==> v18 <==
==> flow/design.v <==
module SatTruncFP
  #(
    parameter	NB_XI  	= 20,
    parameter	NBF_XI	= 12,
    parameter	NB_XO	= 8,
    parameter	NBF_XO	= 6
    )
   (
    input [(NB_XI)-1:0]  i_data,
    output [(NB_XO)-1:0] o_data
    );
   localparam	NBI_XI	=	NB_XI	-	NBF_XI;
   localparam	NBI_XO	=	NB_XO	-	NBF_XO;
   wire [NB_XO-1:0] 	 aux_Sat;
   wire [NBF_XO-1:0] 	 aux_trunc;
   wire 		 condicion;
   wire [NB_XO-1:0] 	 resultado1;
   wire [NB_XO-1:0] 	 resultado2;
	generate
	   if (NBF_XI >= NBF_XO)
	     begin
		assign	aux_trunc = i_data[(NBF_XI-1):(NBF_XI - NBF_XO)];
	     end
	   else
	     begin
		assign	aux_trunc = {i_data[NBF_XI-1:0],{(NBF_XO - NBF_XI){1'b0}}};
	     end
	   if (NBI_XI > NBI_XO)
	     begin
		assign	condicion		=	(i_data[(NB_XI-2)-:(NBI_XI-NBI_XO)] == {(NBI_XI-NBI_XO){i_data[NB_XI-1]}});
		assign	resultado1		=	{i_data[(NB_XI-1)],{(NB_XO-1){~i_data[(NB_XI-1)]}}};
		assign	resultado2		=	{i_data[(NB_XI-1)],i_data[NBF_XI +:NBI_XO-1],aux_trunc};
		assign	aux_Sat			=	condicion	?	resultado2	:	resultado1;
	     end
	   else
	     begin
		if (NBI_XO == NBI_XI)
                  assign  aux_Sat = {i_data[(NB_XI-1)-:NBI_XI],aux_trunc};
		else
		  assign  aux_Sat	= {{(NBI_XO - NBI_XI){i_data[NB_XI-1]}},i_data[(NB_XI-1)-:NBI_XI],aux_trunc};
	     end
	endgenerate
   assign	o_data=aux_Sat;
endmodule
module filtro_fir
  #(
    parameter WW_INPUT  = 8,
    parameter WW_OUTPUT = 8
    ) 
   (
    input 			  clk,
    input 			  i_en,
    input 			  i_srst,
    input signed [ WW_INPUT-1:0]  i_data,
    output signed [WW_OUTPUT-1:0] o_data
    );
  localparam WW_COEFF = 8;
   reg  signed [WW_INPUT           -1:0] register [14:1];
   wire signed [         WW_COEFF  -1:0] coeff    [14:0];
   wire signed [WW_INPUT+WW_COEFF  -1:0] prod     [14:0];
   wire signed [WW_INPUT+WW_COEFF+1-1:0] sum      [8:1]; 
   wire signed [WW_INPUT+WW_COEFF+2-1:0] sum1     [4:1]; 
   wire signed [WW_INPUT+WW_COEFF+3-1:0] sum2     [2:1]; 
   wire signed [WW_INPUT+WW_COEFF+4-1:0] sum3; 
   reg signed [WW_INPUT+WW_COEFF   -1:0] prod_d   [14:0];
   reg signed [WW_INPUT+WW_COEFF+4 -1:0] sum3_d;
   reg signed [WW_INPUT+WW_COEFF+1 -1:0] sum_d    [8:1];
    assign coeff[ 0] = 8'hFF;
    assign coeff[ 1] = 8'hFF;
    assign coeff[ 2] = 8'hFF;
    assign coeff[ 3] = 8'h00;
    assign coeff[ 4] = 8'h03;
    assign coeff[ 5] = 8'h08;
    assign coeff[ 6] = 8'h0D;
    assign coeff[ 7] = 8'h10;
    assign coeff[ 8] = 8'h0D;
    assign coeff[ 9] = 8'h08;
    assign coeff[10] = 8'h03;
    assign coeff[11] = 8'h00;
    assign coeff[12] = 8'hFF;
    assign coeff[13] = 8'hFF;
    assign coeff[14] = 8'hFF;
  always @(posedge clk) begin
    if (i_srst == 1'b1) begin
      register[ 1] <= {WW_INPUT{1'b0}};
      register[ 2] <= {WW_INPUT{1'b0}};
      register[ 3] <= {WW_INPUT{1'b0}};
      register[ 4] <= {WW_INPUT{1'b0}};
      register[ 5] <= {WW_INPUT{1'b0}};
      register[ 6] <= {WW_INPUT{1'b0}};
      register[ 7] <= {WW_INPUT{1'b0}};
      register[ 8] <= {WW_INPUT{1'b0}};
      register[ 9] <= {WW_INPUT{1'b0}};
      register[10] <= {WW_INPUT{1'b0}};
      register[11] <= {WW_INPUT{1'b0}};
      register[12] <= {WW_INPUT{1'b0}};
      register[13] <= {WW_INPUT{1'b0}};
      register[14] <= {WW_INPUT{1'b0}};
    end else begin
      if (i_en == 1'b1) begin
        register[ 1] <= i_data;
        register[ 2] <= register[ 1];
        register[ 3] <= register[ 2];
        register[ 4] <= register[ 3];
        register[ 5] <= register[ 4];
        register[ 6] <= register[ 5];
        register[ 7] <= register[ 6];
        register[ 8] <= register[ 7];
        register[ 9] <= register[ 8];
        register[10] <= register[ 9];
        register[11] <= register[10];
        register[12] <= register[11];
        register[13] <= register[12];
	    register[14] <= register[13];
      end
    end
  end
  assign prod[ 0] = coeff[ 0] * i_data;
  assign prod[ 1] = coeff[ 1] * register[ 1];
  assign prod[ 2] = coeff[ 2] * register[ 2];
  assign prod[ 3] = coeff[ 3] * register[ 3];
  assign prod[ 4] = coeff[ 4] * register[ 4];
  assign prod[ 5] = coeff[ 5] * register[ 5];
  assign prod[ 6] = coeff[ 6] * register[ 6];
  assign prod[ 7] = coeff[ 7] * register[ 7];
  assign prod[ 8] = coeff[ 8] * register[ 8];
  assign prod[ 9] = coeff[ 9] * register[ 9];
  assign prod[10] = coeff[10] * register[10];
  assign prod[11] = coeff[11] * register[11];
  assign prod[12] = coeff[12] * register[12];
  assign prod[13] = coeff[13] * register[13];
  assign prod[14] = coeff[14] * register[14];
  always@(posedge clk) begin
    prod_d[ 0] <= prod[ 0];
    prod_d[ 1] <= prod[ 1];
    prod_d[ 2] <= prod[ 2];
    prod_d[ 3] <= prod[ 3];
    prod_d[ 4] <= prod[ 4];
    prod_d[ 5] <= prod[ 5];
    prod_d[ 6] <= prod[ 6];
    prod_d[ 7] <= prod[ 7];
    prod_d[ 8] <= prod[ 8];
    prod_d[ 9] <= prod[ 9];
    prod_d[10] <= prod[10];
    prod_d[11] <= prod[11];
    prod_d[12] <= prod[12];
    prod_d[13] <= prod[13];
    prod_d[14] <= prod[14];
  end
  assign sum[ 1] = prod_d[ 0] + prod_d[ 1]; 
  assign sum[ 2] = prod_d[ 2] + prod_d[ 3];
  assign sum[ 3] = prod_d[ 4] + prod_d[ 5];
  assign sum[ 4] = prod_d[ 6] + prod_d[ 7];
  assign sum[ 5] = prod_d[08] + prod_d[ 9];
  assign sum[ 6] = prod_d[10] + prod_d[11];
  assign sum[ 7] = prod_d[12] + prod_d[13];
  assign sum[ 8] = {prod_d[14][WW_INPUT+WW_COEFF-1],prod_d[14]};
  always@(posedge clk) begin
    sum_d[1] <= sum[1];
    sum_d[2] <= sum[2];
    sum_d[3] <= sum[3];
    sum_d[4] <= sum[4];
    sum_d[5] <= sum[5];
    sum_d[6] <= sum[6];
    sum_d[7] <= sum[7];
    sum_d[8] <= sum[8];
  end
  assign sum1[ 1] = sum_d[ 1] + sum_d[ 2]; 
  assign sum1[ 2] = sum_d[ 3] + sum_d[ 4];
  assign sum1[ 3] = sum_d[ 5] + sum_d[ 6];
  assign sum1[ 4] = sum_d[ 7] + sum_d[ 8];
  assign sum2[ 1] = sum1[ 1] + sum1[ 2]; 
  assign sum2[ 2] = sum1[ 3] + sum1[ 4];
  assign sum3 = sum2[ 1] + sum2[ 2]; 
  always@(posedge clk)
    sum3_d <= sum3;
  SatTruncFP
	inst_SatTruncFP_dataB
	(
	  .i_data(	sum3_d	),
	  .o_data(	o_data	)
	);
endmodule
==> flow/run.sh <==
#!/bin/bash
# the make line also repeats each setting of config.mk as NAME=value (left out here)
make -C /OpenROAD-flow-scripts/flow DESIGN_CONFIG=/design/flow/config.mk WORK_HOME=/design/flow/orfs CLKGATE_MAP_FILE= finish
==> flow/config.mk <==
export PLATFORM = sky130hd
export DESIGN_NAME = filtro_fir
export DESIGN_NICKNAME = filtro_fir
export VERILOG_FILES = /design/flow/design.v
export SDC_FILE = /design/flow/constraint.sdc
export NUM_CORES = 4
export LEC_CHECK = 0
export ABC_AREA = 1
export CAP_MARGIN = 15
export CELL_PAD_IN_SITES_DETAIL_PLACEMENT = 0
export CELL_PAD_IN_SITES_GLOBAL_PLACEMENT = 1
export CORE_ASPECT_RATIO = 1.32
export CORE_MARGIN = 2
export CORE_UTILIZATION = 45
export CTS_CLUSTER_SIZE = 65
export MAX_ROUTING_LAYER = met5
export MIN_ROUTING_LAYER = met2
export PLACE_DENSITY_LB_ADDON = 0.14
export SETUP_SLACK_MARGIN = -0.51
export SLEW_MARGIN = 10
export TNS_END_PERCENT = 35
==> flow/constraint.sdc <==
create_clock -name core_clock -period 5.47 [get_ports {clk}]
set_input_delay 1.0940 -clock core_clock [delete_from_list [all_inputs] [get_ports {clk}]]
set_output_delay 1.0940 -clock core_clock [all_outputs]
set_load 0.01 [all_outputs]
==> v14: changes against v18 <==
==> flow/config.mk (replaced) <==
export PLATFORM = sky130hd
export DESIGN_NAME = filtro_fir
export DESIGN_NICKNAME = filtro_fir
export VERILOG_FILES = /design/flow/design.v
export SDC_FILE = /design/flow/constraint.sdc
export NUM_CORES = 4
export LEC_CHECK = 0
export ABC_AREA = 1
export CAP_MARGIN = 5
export CORE_MARGIN = 2
export CORE_UTILIZATION = 72
export CTS_CLUSTER_DIAMETER = 86
export CTS_CLUSTER_SIZE = 14
export PLACE_DENSITY = 0.42
export SETUP_SLACK_MARGIN = -0.09
export SLEW_MARGIN = 40
==> flow/constraint.sdc (replaced) <==
create_clock -name core_clock -period 2.92 [get_ports {clk}]
set_input_delay 0.5840 -clock core_clock [delete_from_list [all_inputs] [get_ports {clk}]]
set_output_delay 0.5840 -clock core_clock [all_outputs]
set_load 0.01 [all_outputs]
==> v20: changes against v18 <==
==> flow/config.mk (replaced) <==
export PLATFORM = sky130hd
export DESIGN_NAME = filtro_fir
export DESIGN_NICKNAME = filtro_fir
export VERILOG_FILES = /design/flow/design.v
export SDC_FILE = /design/flow/constraint.sdc
export NUM_CORES = 4
export LEC_CHECK = 0
export CAP_MARGIN = 15
export CORE_ASPECT_RATIO = 1.32
export CORE_MARGIN = 2
export CORE_UTILIZATION = 40
export MAX_ROUTING_LAYER = met4
export SETUP_SLACK_MARGIN = -0.51
export SLEW_MARGIN = 20
export TNS_END_PERCENT = 35
==> flow/constraint.sdc (replaced) <==
create_clock -name core_clock -period 5.5 [get_ports {clk}]
set_input_delay 1.1000 -clock core_clock [delete_from_list [all_inputs] [get_ports {clk}]]
set_output_delay 1.1000 -clock core_clock [all_outputs]
set_load 0.01 [all_outputs]
==> results_slide.txt <==
Implementation Results

Final timing
  • Setup violations, final: 14
  • Worst Slack Setup Final: -0.753 ns

Worst setup path
  • Slowest stage delay, CP: 0.53 ns
  • Slowest stage cell, crit path: fa_1

Outcome
  • SO Faults: negative setup slack
  • Status: failed layout checks

Final layout
  • Fillers: 1700
[end of results for v14]
==> results_slide.txt <==
Implementation Results

Outcome
  • Status: complete, no violations

Final timing
  • Setup violations, final: 0
  • Worst Slack Setup Final: 0.681 ns

Worst setup path
  • Slowest stage cell, crit path: or4b_2
[end of results for v20]
==> results_slide.txt <==
Implementation Results

Outcome
  • Status: complete, no violations

Final timing
  • Worst Slack Setup Final: 1.34 ns
  • Final worst-path cycle share: 75.5%
  • Clk_skew: 0.0233 ns

Final layout
  • Fillers: 4131

Worst setup path
  • Slowest stage delay, CP: 0.55 ns
[end of results for v18]
